// cordicMagPh
module cordicMagPh
   #(parameter integer N        = 13,  
     parameter integer XY_WIDTH = 18)  
    (input  wire                           clk,
     input  wire                           reset,    
     input  wire                           st,       
     input  wire signed [XY_WIDTH - 1 : 0] xin,      
     input  wire signed [XY_WIDTH - 1 : 0] yin,      
     output reg                            rdy,      
     output wire        [XY_WIDTH - 1 : 0] mag,      
     output wire signed [XY_WIDTH + 1 : 0] ph);
Size: ~2400 cells after synthesis, about 78 I/O pins, roughly 19000 um2 of cells after synthesis.
export LEC_CHECK = 0
export CAP_MARGIN = 0
export CORE_ASPECT_RATIO = 1.91
export CORE_MARGIN = 2
export CORE_UTILIZATION = 69
export CTS_CLUSTER_DIAMETER = 266
export CTS_CLUSTER_SIZE = 100
export GPL_TIMING_DRIVEN = 0
export PLACE_DENSITY_LB_ADDON = 0.22
export SLEW_MARGIN = 0
export TNS_END_PERCENT = 5
create_clock -name core_clock -period 11.4 [get_ports {clk}]
run.sh (not shown) runs the stock make flow with config.mk's settings and CLKGATE_MAP_FILE=.
The starting point ended with an error in global routing with GRT-0116.
Next try:
Settings changed: CORE_ASPECT_RATIO 1.91 to 0.83, CORE_UTILIZATION 69 to 48.
- Now the flow ran to the end with no violations
- die size is higher by 42%
- synthesized cell count stays the same
- synthesized area does not change
Next try:
Settings changed: ABC_AREA set to 1, PLACE_DENSITY set to 0.49, PLACE_DENSITY_LB_ADDON 0.22 to not set, SETUP_SLACK_MARGIN set to 3.28.
=> Routed wire length rose by about 15%; first-iteration DRC count rises by 19%; global-route usage came out higher by 2.2 points; clock-buffer cell count is lower by 2; core utilization is lower by 0.39 points; die size rose by about 7%; clock skew grows by 7.6 ps; worst setup slack improves by 680 ps; worst hold slack improves by 78 ps; design area is higher by 7.5%.
Next try:
Settings changed: ABC_AREA 1 to not set, CORE_ASPECT_RATIO 0.83 to 0.91, CORE_UTILIZATION 48 to 72, CTS_CLUSTER_DIAMETER 266 to 364, CTS_CLUSTER_SIZE 100 to 83, GPL_TIMING_DRIVEN 0 to 1, PLACE_DENSITY 0.49 to 0.77, TNS_END_PERCENT 5 to not set.
- hold slack loses 71 ps
- cell area fell by 9.6%
- routed wire length decreases by 28%
- cell count drops by 30%
- utilization came out higher by 24 points
- global-route usage increases by 6.0 points
- setup slack got worse by 74 ps
- clock skew rose by 3.1 ps

========
The RTL this note starts from:
==> flow/design.v <==
module cordicMagPh
   #(parameter integer N        = 13,  
     parameter integer XY_WIDTH = 18)  
    (input  wire                           clk,
     input  wire                           reset,    
     input  wire                           st,       
     input  wire signed [XY_WIDTH - 1 : 0] xin,      
     input  wire signed [XY_WIDTH - 1 : 0] yin,      
     output reg                            rdy,      
     output wire        [XY_WIDTH - 1 : 0] mag,      
     output wire signed [XY_WIDTH + 1 : 0] ph);      
    localparam integer N_WIDTH = $clog2(N);
    reg signed [XY_WIDTH + 1 : 0] x, y, z;
    reg        [N_WIDTH  - 1 : 0] ni;       
    reg                           qrt;      
    wire signed [XY_WIDTH + 1 : 0] xShift, yShift;
    wire        [XY_WIDTH - 2 : 0] atan;
    reg  signed [XY_WIDTH + 1 : 0] zCnv;
    reg          [XY_WIDTH : 0] a;
    reg  [2 * XY_WIDTH - 1 : 0] r;
    localparam [1 : 0] ST0 = 2'd0, ST1 = 2'd1, ST2 = 2'd2, ST3 = 2'd3;
    reg [1 : 0] state;
    localparam integer PKG_WIDTH = XY_WIDTH + 1;
    function [63:0] atanLUTlong;
        input integer i;
        begin
            case (i)
                0: atanLUTlong = 64'd2305843009213693952;
                1: atanLUTlong = 64'd1361218612134873344;
                2: atanLUTlong = 64'd719230530580881024;
                3: atanLUTlong = 64'd365092647525521984;
                4: atanLUTlong = 64'd183254791493294816;
                5: atanLUTlong = 64'd91716730292036224;
                6: atanLUTlong = 64'd45869556482713136;
                7: atanLUTlong = 64'd22936177926750896;
                8: atanLUTlong = 64'd11468263948075832;
                9: atanLUTlong = 64'd5734153847876408;
                10: atanLUTlong = 64'd2867079658191484;
                11: atanLUTlong = 64'd1433540170878135;
                12: atanLUTlong = 64'd716770128161890;
                13: atanLUTlong = 64'd358385069421298;
                14: atanLUTlong = 64'd179192535378193;
                15: atanLUTlong = 64'd89596267772540;
                16: atanLUTlong = 64'd44798133896700;
                17: atanLUTlong = 64'd22399066949654;
                18: atanLUTlong = 64'd11199533474990;
                19: atanLUTlong = 64'd5599766737515;
                20: atanLUTlong = 64'd2799883368760;
                21: atanLUTlong = 64'd1399941684380;
                22: atanLUTlong = 64'd699970842190;
                23: atanLUTlong = 64'd349985421095;
                24: atanLUTlong = 64'd174992710548;
                25: atanLUTlong = 64'd87496355274;
                26: atanLUTlong = 64'd43748177637;
                27: atanLUTlong = 64'd21874088818;
                28: atanLUTlong = 64'd10937044409;
                29: atanLUTlong = 64'd5468522205;
                30: atanLUTlong = 64'd2734261102;
                31: atanLUTlong = 64'd1367130551;
                32: atanLUTlong = 64'd683565276;
                33: atanLUTlong = 64'd341782638;
                34: atanLUTlong = 64'd170891319;
                35: atanLUTlong = 64'd85445659;
                36: atanLUTlong = 64'd42722830;
                37: atanLUTlong = 64'd21361415;
                38: atanLUTlong = 64'd10680707;
                39: atanLUTlong = 64'd5340354;
                40: atanLUTlong = 64'd2670177;
                41: atanLUTlong = 64'd1335088;
                42: atanLUTlong = 64'd667544;
                43: atanLUTlong = 64'd333772;
                44: atanLUTlong = 64'd166886;
                45: atanLUTlong = 64'd83443;
                46: atanLUTlong = 64'd41722;
                47: atanLUTlong = 64'd20861;
                48: atanLUTlong = 64'd10430;
                49: atanLUTlong = 64'd5215;
                50: atanLUTlong = 64'd2608;
                51: atanLUTlong = 64'd1304;
                52: atanLUTlong = 64'd652;
                53: atanLUTlong = 64'd326;
                54: atanLUTlong = 64'd163;
                55: atanLUTlong = 64'd81;
                56: atanLUTlong = 64'd41;
                57: atanLUTlong = 64'd20;
                58: atanLUTlong = 64'd10;
                59: atanLUTlong = 64'd5;
                60: atanLUTlong = 64'd3;
                61: atanLUTlong = 64'd1;
                62: atanLUTlong = 64'd1;
                63: atanLUTlong = 64'd0;
                default: atanLUTlong = 64'd0;
            endcase
        end
    endfunction
    function [63:0] coefdLUTlong;
        input integer i;
        begin
            case (i)
                0: coefdLUTlong = 64'd3260954456333195264;
                1: coefdLUTlong = 64'd2916686334356757504;
                2: coefdLUTlong = 64'd2829601372552588288;
                3: coefdLUTlong = 64'd2807750841902562304;
                4: coefdLUTlong = 64'd2802282967498353152;
                5: coefdLUTlong = 64'd2800915666627739136;
                6: coefdLUTlong = 64'd2800573820569637376;
                7: coefdLUTlong = 64'd2800488357751430656;
                8: coefdLUTlong = 64'd2800466991965381120;
                9: coefdLUTlong = 64'd2800461650513774592;
                10: coefdLUTlong = 64'd2800460315150554624;
                11: coefdLUTlong = 64'd2800459981309729792;
                12: coefdLUTlong = 64'd2800459897849522176;
                13: coefdLUTlong = 64'd2800459876984470016;
                14: coefdLUTlong = 64'd2800459871768206848;
                15: coefdLUTlong = 64'd2800459870464141312;
                16: coefdLUTlong = 64'd2800459870138124800;
                17: coefdLUTlong = 64'd2800459870056620544;
                18: coefdLUTlong = 64'd2800459870036244480;
                19: coefdLUTlong = 64'd2800459870031150592;
                20: coefdLUTlong = 64'd2800459870029877248;
                21: coefdLUTlong = 64'd2800459870029558784;
                22: coefdLUTlong = 64'd2800459870029479424;
                23: coefdLUTlong = 64'd2800459870029459456;
                24: coefdLUTlong = 64'd2800459870029454336;
                25: coefdLUTlong = 64'd2800459870029453312;
                default: coefdLUTlong = 64'd0;
            endcase
        end
    endfunction
    localparam integer COEFD_LUT_LONG_SIZE = 26;
    function [PKG_WIDTH - 3 : 0] atanLUTshort;
        input integer i;
        reg [63 : 0] v;
        begin
            v = atanLUTlong(i);
            atanLUTshort = v[61 -: PKG_WIDTH - 2];
        end
    endfunction
    function [PKG_WIDTH - 3 : 0] coefdInit;
        input integer dummy;
        reg [63 : 0] v;
        begin
            if (N - 1 > COEFD_LUT_LONG_SIZE - 1)
                v = coefdLUTlong(COEFD_LUT_LONG_SIZE - 1);
            else
                v = coefdLUTlong(N - 1);
            coefdInit = v[61 -: PKG_WIDTH - 2];
        end
    endfunction
    localparam [PKG_WIDTH - 3 : 0] coefd = coefdInit(0);
    function [PKG_WIDTH - 1 : 0] signalSaturate;
        input [PKG_WIDTH - 1 : 0] x;
        begin
            if (x[PKG_WIDTH - 1 : PKG_WIDTH - 2] == 2'b01) begin
                signalSaturate = {2'b01, {(PKG_WIDTH - 2){1'b0}}};
            end else if (x[PKG_WIDTH - 1 : PKG_WIDTH - 2] == 2'b10) begin
                signalSaturate = {2'b11, {(PKG_WIDTH - 2){1'b0}}};
            end else begin
                signalSaturate = x;
            end
        end
    endfunction
    always @(posedge clk or posedge reset)
    if (reset) begin
        rdy   <= 1'b0;
        x     <= {(XY_WIDTH + 2){1'b0}};
        y     <= {(XY_WIDTH + 2){1'b0}};
        z     <= {(XY_WIDTH + 2){1'b0}};
        ni    <= {N_WIDTH{1'b0}};
        qrt   <= 1'b0;
        state <= ST0;
    end else begin
        if (st) begin  
            rdy <= 1'b0;
            ni  <= {N_WIDTH{1'b0}};  
            if (xin < 0) begin
                x   <= -xin;
                qrt <= 1'b1;
            end else begin  
                x   <= xin;
                qrt <= 1'b0;
            end
            y <= yin;
            state <= ST1;
        end else begin
            case (state)
                ST0: begin
                    rdy <= 1'b1;
                end
                ST1: begin
                    if (y == 0) begin  
                        rdy <= 1'b1;
                        if (~qrt) begin  
                            z <= {(XY_WIDTH + 2){1'b0}};
                        end else begin
                            z <= {2'b01, {XY_WIDTH{1'b0}}};  
                        end
                        state <= ST0;  
                    end else begin  
                        if (y < 0) begin
                            x <= x - y;
                            y <= y + x;
                            z <= -atan;
                        end else begin
                            x <= x + y;
                            y <= y - x;
                            z <= atan;
                        end
                        ni    <= ni + 1'd1;
                        state <= ST2;
                    end
                end
                ST2: begin
                    if (y < 0) begin
                        x <= x - yShift;
                        y <= y + xShift;
                        z <= z - atan;
                    end else begin  
                        x <= x + yShift;
                        y <= y - xShift;
                        z <= z + atan;
                    end
                    if (ni < N - 1) begin  
                        ni    <= ni + 1'd1;
                        state <= ST2;
                    end else begin
                        ni    <= {N_WIDTH{1'b0}};
                        state <= ST3;
                    end
                end
                ST3: begin
                    rdy   <= 1'b1;
                    x     <= {1'b0, r[2 * XY_WIDTH - 1 : XY_WIDTH - 1]};
                    z     <= zCnv;
                    state <= ST0;
                end
            endcase
        end
    end
    assign xShift = x >>> ni;
    assign yShift = y >>> ni;
    assign atan   = atanLUTshort(ni);
    always @(*) begin
        if (x >= 0) begin
            a = x[XY_WIDTH : 0];
        end else begin
            a = {(XY_WIDTH + 1){1'b0}};
        end
        r = a * coefd;
    end
    always @(*) begin
        zCnv = {z[XY_WIDTH + 1], signalSaturate(z[XY_WIDTH : 0])};
        if (~qrt) begin  
            zCnv = zCnv;
        end else begin     
            if (zCnv >= 0) begin
                zCnv = {2'b01, {XY_WIDTH{1'b0}}} - zCnv;  
            end else begin
                zCnv = {2'b11, {XY_WIDTH{1'b0}}} - zCnv;  
            end
        end
    end
    assign mag = x[XY_WIDTH - 1 : 0];
    assign ph  = z;
endmodule
clock: 6.34 ns
lec_check: 0
abc_area: 1
cap_margin: 15
core_aspect_ratio: 0.7
core_margin: 2
core_utilization: 68
cts_cluster_diameter: 222
cts_cluster_size: 96
place_density: 0.37
setup_slack_margin: -0.22
slew_margin: 20
The starting point completed, yet does not pass: setup timing.
Next try:
Settings changed: ABC_AREA 1 to default, CAP_MARGIN 15 to 20, CORE_ASPECT_RATIO 0.7 to default, CORE_UTILIZATION 68 to 40, CTS_CLUSTER_DIAMETER 222 to default, CTS_CLUSTER_SIZE 96 to default, PLACE_DENSITY 0.37 to default, SETUP_SLACK_MARGIN -0.22 to default.
Clock period 6.34 ns to 8.0 ns, I/O delays scaled along.
Result:
- The new run finished clean
- global-route usage goes down by 23 points
- wire length came out lower by 16%
- cell count shrinks by 19%
- area after synthesis drops by 7.0%
Next try:
Settings changed: CORE_ASPECT_RATIO from default to 1.72, CTS_CLUSTER_DIAMETER from default to 103, CTS_CLUSTER_SIZE from default to 99.
Outcome: Hold slack is better by 0.020 ns. Via count is higher by 1.8%. Setup slack is worse by 0.18 ns. Sequential share of layout area hardly moves. Die size hardly moves. Register-to-register slack is worse by 0.18 ns. Utilization is about the same. Maximum frequency is lower by 2.4%. Wire length is higher by 7.3%. Critical path depth is higher by 1.
Next try:
Settings changed: CORE_ASPECT_RATIO 1.72 to default, CTS_CLUSTER_DIAMETER 103 to default, CTS_CLUSTER_SIZE 99 to 79, SLEW_MARGIN 20 to 5.
Design area hardly moves.
First-iteration DRC count goes up by 17%.
Global-route usage came out lower by 1.9 points.
Routed wire length drops by 6.7%.
Next try:
Settings changed: ABC_AREA from default to 1, CELL_PAD_IN_SITES_GLOBAL_PLACEMENT from default to 3, CORE_ASPECT_RATIO from default to 0.74, CORE_MARGIN 2 to 8, CORE_UTILIZATION 40 to 20, CTS_CLUSTER_DIAMETER from default to 138, CTS_CLUSTER_SIZE 79 to 62, GPL_ROUTABILITY_DRIVEN from default to 0, MIN_ROUTING_LAYER from default to met1, SLEW_MARGIN 5 to 20, TNS_END_PERCENT from default to 50.
Design area rose by 12%; final cell count grows by 55%; worst setup slack improved by 0.42 ns; die size went up by 130%.
Next try:
Settings changed: ABC_AREA 1 to default, CELL_PAD_IN_SITES_GLOBAL_PLACEMENT 3 to default, CORE_ASPECT_RATIO 0.74 to 0.5, CORE_MARGIN 8 to 2, CORE_UTILIZATION 20 to 40, CTS_CLUSTER_DIAMETER 138 to 103, CTS_CLUSTER_SIZE 62 to 99, GPL_ROUTABILITY_DRIVEN 0 to default, MIN_ROUTING_LAYER met1 to default, TNS_END_PERCENT 50 to 5.
=>
- global-route usage came out higher by 6.1 points
- synthesized area came out lower by 7.0%
- core utilization came out higher by 21 points
- via count came out lower by 21%
- cell count came out lower by 35%
- maximum frequency came out lower by 4.4%
- critical path depth came out lower by 4

========
== oak ==
RTL: the design.v shown in full above, as it stands there.
Settings: LEC_CHECK=0, ABC_AREA=0, CAP_MARGIN=10, CELL_PAD_IN_SITES_DETAIL_PLACEMENT=1, CORE_ASPECT_RATIO=0.83, CORE_MARGIN=2, CORE_UTILIZATION=35, CTS_CLUSTER_SIZE=83, GPL_ROUTABILITY_DRIVEN=0, GPL_TIMING_DRIVEN=1, MAX_ROUTING_LAYER=met4, MIN_ROUTING_LAYER=met2, PLACE_DENSITY_LB_ADDON=0.22, SETUP_SLACK_MARGIN=0.2, SLEW_MARGIN=0, TNS_END_PERCENT=70; clock period 11.4 ns.
Inputs modified between oak and pine:
Settings: CORE_UTILIZATION: 35 -> 40; GPL_TIMING_DRIVEN: 1 -> unset; GPL_ROUTABILITY_DRIVEN: 0 -> unset; SLEW_MARGIN: 0 -> 20; SETUP_SLACK_MARGIN: 0.2 -> unset; PLACE_DENSITY_LB_ADDON: 0.22 -> unset; CAP_MARGIN: 10 -> 20; CORE_ASPECT_RATIO: 0.83 -> unset; MIN_ROUTING_LAYER: met2 -> unset; ABC_AREA: 0 -> unset; CELL_PAD_IN_SITES_DETAIL_PLACEMENT: 1 -> unset; CTS_CLUSTER_SIZE: 83 -> unset; MAX_ROUTING_LAYER: met4 -> unset; TNS_END_PERCENT: 70 -> unset; the clock period (ns, I/O delays scaled along): 11.4 -> 7.59.
## What came out
- pine vs. oak: final routed wire length divided by cell count went down by 2.6 um.
- Portion of the clock cycle consumed by the worst path in the final layout in pine is 26 points above oak.
- pine: first-pass GRT wire length is about 14% lower than what oak reported.
- [compare] base=oak new=pine: smallest setup slack after layout -3.16 ns, initial antenna violation count -4.
- All of oak and pine finish clean.
- Critical path depth, pine and oak: lower on pine
- pine reports a lower routed wire length than oak does.
- Relative to oak, the clock-buffer cell count of pine is lower by 1.
- Reported for pine and oak, number of flip-flops and latches in the synthesized netlist turned out identical to the last digit.
- The signed area change from the synthesized netlist to the final layout of pine and that of oak are within noise of each other.
## Diff of input files: birch against pine
Settings: swapping 40 for 65 in CORE_UTILIZATION; swapping 7.59 for 6.31 in the clock period (ns, I/O delays scaled along).
==> results <==
Re minimum period implied by the final worst setup slack: pine and birch aren't equal, and the higher value belongs to pine. birch vs pine: number of placed cells counting well taps down. The path depth of the worst reg2reg path in birch sits 2 above the value recorded for pine. Delta (birch minus pine): buffer count excluding the clock tree in the final layout went up 46%, worst clock skew held, endpoint arrival time on the critical path went down 0.82 ns, final-stage net count went up about 2%. Ran to the end and failed final checks on setup timing: birch. Compared with pine, birch shows overall routed net length that has gone down slightly.
